== v39 ==
==> flow/design.v <==
module averager
    #(parameter int
        power = 8,  
        N = 12)     
    (
        input logic clk,
        reset,
        EN,
        input logic [N-1:0] Din,    
        output logic [N-1:0] Q      
    );
    logic [N-1:0] REG_ARRAY [2**power:1];
    logic [power+N-1:0] sum;
    assign Q = sum[power+N-1:power];
    always_ff @(posedge clk) begin
        if (reset) begin
            sum <= 0;
            for (int j = 1; j <= 2**power; j++) begin
                REG_ARRAY[j] <= 0;
            end
        end
        else if (EN) begin
            sum <= sum + Din - REG_ARRAY[2**power];
            for (int j = 2**power; j > 1; j--) begin
                REG_ARRAY[j] <= REG_ARRAY[j-1];
            end
            REG_ARRAY[1] <= Din;
        end
    end
endmodule
module adc_processing #(
    parameter int SCALING_FACTOR = 310866,
    parameter int SHIFT_FACTOR   = 19,
    parameter int NEGATIVE_FACTOR = 12
) (
    input  logic        clk,
    input  logic        reset,
    input  logic        ready,
    input  logic [15:0] data,
    output logic [15:0] ave_data,
    output logic [15:0] scaled_adc_data
);
    localparam int SCALING_FACTOR_WIDTH = $clog2(SCALING_FACTOR) + 1;
    localparam int INTERMEDIATE_WIDTH = 16 + SCALING_FACTOR_WIDTH;
    logic [INTERMEDIATE_WIDTH-1:0] scaled_adc_data_temp; 
    logic [15:0] scaled_adc_data_pipe;
    averager #(
        .power(8),  
        .N(16)      
    ) AVERAGER (
        .reset(reset),
        .clk(clk),
        .EN(ready),
        .Din(data),
        .Q(ave_data)
    );
    always_ff @(posedge clk) begin
        if (reset) begin
            scaled_adc_data <= 0;
            scaled_adc_data_temp <= 0;
            scaled_adc_data_pipe <= 0;
        end
        else if (ready) begin
            scaled_adc_data_temp <= ave_data * SCALING_FACTOR;             
            scaled_adc_data_pipe <= scaled_adc_data_temp >> SHIFT_FACTOR;  
            scaled_adc_data      <= scaled_adc_data_pipe - 12;             
        end                                                
    end                                                    
endmodule
Settings: LEC_CHECK=0, CAP_MARGIN=20, CELL_PAD_IN_SITES_GLOBAL_PLACEMENT=1, CORE_ASPECT_RATIO=1.69, CORE_MARGIN=2, CORE_UTILIZATION=50, CTS_CLUSTER_SIZE=18, GPL_TIMING_DRIVEN=0, MAX_ROUTING_LAYER=met4, PLACE_DENSITY_LB_ADDON=0.08, SLEW_MARGIN=20; clock period 10.0 ns.
run.sh (not shown) runs the stock make flow with config.mk's settings and CLKGATE_MAP_FILE=.
v39 finished every step from synthesis to the final layout, and the layout passed the timing, design-rule and antenna checks.
The inputs of v59 differ from those of v39 as listed below.
# v39
export LEC_CHECK = 0
export CAP_MARGIN = 20
export CELL_PAD_IN_SITES_GLOBAL_PLACEMENT = 1
export CORE_ASPECT_RATIO = 1.69
export CORE_MARGIN = 2
export CORE_UTILIZATION = 50
export CTS_CLUSTER_SIZE = 18
export GPL_TIMING_DRIVEN = 0
export MAX_ROUTING_LAYER = met4
export PLACE_DENSITY_LB_ADDON = 0.08
export SLEW_MARGIN = 20
create_clock -name core_clock -period 10.0 [get_ports {clk}]
# v59
export LEC_CHECK = 0
export ABC_AREA = 1
export CAP_MARGIN = 20
export CORE_MARGIN = 2
export CORE_UTILIZATION = 72
export CTS_CLUSTER_SIZE = 15
export PLACE_DENSITY_LB_ADDON = 0.04
export SETUP_SLACK_MARGIN = 1.1
export SLEW_MARGIN = 20
create_clock -name core_clock -period 3.85 [get_ports {clk}]
Findings:
To summarise v59: no stage aborted, but the layout did not pass its checks, failing on negative setup slack. Global placer's final weighted congestion (v59 vs. v39) increases slightly. Compared with v39, in v59 portion of the clock cycle consumed by the worst path in the final layout has increased; slack of the critical path has decreased; achievable clock frequency has increased. Diff v39 -> v59 | placed instance area | decrease of 3.0%.
Edits applied to the flow inputs when going from v59 to v37:
# v59
export LEC_CHECK = 0
export ABC_AREA = 1
export CAP_MARGIN = 20
export CORE_MARGIN = 2
export CORE_UTILIZATION = 72
export CTS_CLUSTER_SIZE = 15
export PLACE_DENSITY_LB_ADDON = 0.04
export SETUP_SLACK_MARGIN = 1.1
export SLEW_MARGIN = 20
create_clock -name core_clock -period 3.85 [get_ports {clk}]
# v37
export LEC_CHECK = 0
export ABC_AREA = 1
export CAP_MARGIN = 40
export CORE_MARGIN = 2
export CORE_UTILIZATION = 72
export CTS_CLUSTER_SIZE = 15
export PLACE_DENSITY = 0.94
export SLEW_MARGIN = 20
create_clock -name core_clock -period 3.54 [get_ports {clk}]
--- outcome ---
Nothing crashed in v37 and all stages finished; the problem is that the final layout failed, the offending checks being negative setup slack.
Delta (v37 minus v59): overall power of the completed layout now sits higher; finished layout cell area now sits lower.
v59 ended up with AVERAGER.sum[12] as its origin of the worst setup path; v37 ended up with AVERAGER.sum[13].
Between v59 and v37, the difference in register cell area after layout is negligible.
### v37 -> v49
# v37
export LEC_CHECK = 0
export ABC_AREA = 1
export CAP_MARGIN = 40
export CORE_MARGIN = 2
export CORE_UTILIZATION = 72
export CTS_CLUSTER_SIZE = 15
export PLACE_DENSITY = 0.94
export SLEW_MARGIN = 20
create_clock -name core_clock -period 3.54 [get_ports {clk}]
# v49
export LEC_CHECK = 0
export ABC_AREA = 1
export CAP_MARGIN = 20
export CORE_MARGIN = 2
export CORE_UTILIZATION = 68
export CTS_CLUSTER_SIZE = 13
export SETUP_SLACK_MARGIN = 0.93
export SLEW_MARGIN = 20
create_clock -name core_clock -period 3.5 [get_ports {clk}]
==> results <==
v49 finished all stages; however, its layout fails the closing checks, the failures being negative setup slack.
Total routing usage reported by global routing in v49 is 4.1 points lower than in v37
Relative to v37, floorplan core density has gone down in v49.
Re die area: v37 was lower than v49.
Cmp v49 vs v37: clock skew higher in v49
v37 ended up with fewer cell instances than v49 did.
v49 against v37: data required time of the worst path dropped 0.12 ns; DRC violation total after the first TritonRoute iteration dropped about 33%.
Power density relative to cell area is lower on v49
v37 → v49: final weighted congestion in routability-driven placement shows an increase of about 0.75%; internal power contribution shows an increase of about 0.56%; inserted tap cell count shows an increase of about 3%.
diff inputs: v49 => v13
# v49
export LEC_CHECK = 0
export ABC_AREA = 1
export CAP_MARGIN = 20
export CORE_MARGIN = 2
export CORE_UTILIZATION = 68
export CTS_CLUSTER_SIZE = 13
export SETUP_SLACK_MARGIN = 0.93
export SLEW_MARGIN = 20
create_clock -name core_clock -period 3.5 [get_ports {clk}]
# v13
export LEC_CHECK = 0
export CAP_MARGIN = 20
export CORE_MARGIN = 2
export CORE_UTILIZATION = 72
export PLACE_DENSITY_LB_ADDON = 0.0
export SETUP_SLACK_MARGIN = 1.3
export SLEW_MARGIN = 20
create_clock -name core_clock -period 4.43 [get_ports {clk}]
==> results <==
- [v13] flow finished | final checks: failed | reasons: negative setup slack
- Row final cell count: v13 lower / v49 higher
- The largest family of logic cells by area comes out simple AND/OR/NAND/NOR gates in one run and multiplexers in the other, namely in v49 and v13 respectively.
- in2reg as the path category of the worst min-delay check was reported by v49, and reg2reg by v13.
- In v13 the via count of the first global-routing pass turned out 17% lower than in v49.
- Of v13 and v49, the higher final weighted congestion in routability-driven placement belongs to v49.
- Summary — clock share of power, v13 relative to v49: higher, by 1.2 points.

========
Setup of run A:
Starts from the design.v that is shown in full above.
Settings: LEC_CHECK=0, CAP_MARGIN=20, CORE_MARGIN=2, CORE_UTILIZATION=72, CTS_CLUSTER_SIZE=13, SLEW_MARGIN=20; clock period 3.5 ns.
No crash in run A: every stage finished, but the layout fails its final checks due to setup timing.
The inputs of run B differ from those of run A as listed below.
Settings: CTS_CLUSTER_SIZE: 13 -> 15; ABC_AREA: unset -> 1; PLACE_DENSITY_LB_ADDON: unset -> 0.04; SETUP_SLACK_MARGIN: unset -> 1.04; the clock period (ns, I/O delays scaled along): 3.5 -> 3.49.
## What came out
- Completing all stages was not enough for run B: its layout failed the final checks because of setup timing.
- Run B: horizontal die size lower than run A
- Taking run A as the reference point, the number of cells on the critical path of run B rises by 2.
- Run B against run A: maximum resistive drop on vdd now smaller; setup TNS picked up an extra 6.13 ns; register share after synthesis went up by 0.44 points.
- Non-filler instance count after layout: higher on run B
- From run A to run B the numbers moved as follows: number of global-route vias before repair went up; global-route usage went up; sequential fraction of total cell area went up.
- Going from run A to run B, area added between synthesis and finish -0.15 points, end-of-flow core utilization ~0 delta.
- Of the two values seen for master of the slowest instance on the critical path, sky130_fd_sc_hd__fa_2 was produced by run B and sky130_fd_sc_hd__fa_1 by run A.
Setup changes, run B to run C
Settings: changing SETUP_SLACK_MARGIN from 1.04 to 1.2; changing CTS_CLUSTER_SIZE from 15 to 14; changing PLACE_DENSITY_LB_ADDON from 0.04 to 0.14; setting CTS_CLUSTER_DIAMETER to 69 for the first time; changing the clock period (ns, I/O delays scaled along) from 3.49 to 4.16.
--- outcome ---
Nothing crashed in run C and all stages finished; the problem is that the final layout failed, the offending checks being setup timing. Run C ends up with a number of non-clock buffers that is 109 lower than in run B. Compared run B against run C; total overflow reported by the global router within noise. Run C reports a lower combined buffer and inverter count along the critical path than run B does. [compare] base=run B new=run C: combinational gate area decreased 670 µm², clock network contribution to total cell area decreased 2.5 points. NOTE: switching power as a share of total power in run C exceeds that of run B. Lower via count goes to run C over run B. Run C vs run B: worst-case setup slack after placement up in run C.
What run D does differently from run C at the input level:
Settings: CTS_CLUSTER_SIZE no longer set, was 14; CORE_UTILIZATION now 37, was 72; CTS_CLUSTER_DIAMETER no longer set, was 69; PLACE_DENSITY now 0.6, previously not set; PLACE_DENSITY_LB_ADDON no longer set, was 0.14; ABC_AREA no longer set, was 1; SETUP_SLACK_MARGIN no longer set, was 1.2; the clock period (ns, I/O delays scaled along) now 6.29, was 4.16.
Results
- Run D reached the final stage; the timing, design-rule and antenna checks on its layout passed.
- [run C] flow finished | final checks: failed | reasons: setup timing
- Re wire length reported by the detailed router: run C and run D aren't equal, and the lower value belongs to run D.
- Register-to-register setup slack, run C and run D: higher on run D
- Run D: initial antenna violation count 3 above run C
- For run D, the biggest combinational cell group after synthesis was multiplexers, unlike run C, where it was simple AND/OR/NAND/NOR gates.
- Looking at final area across both flows, run D is the weaker of the two, with run C ahead.
Power figures rest on the tool's default switching activity, not on a simulated workload.
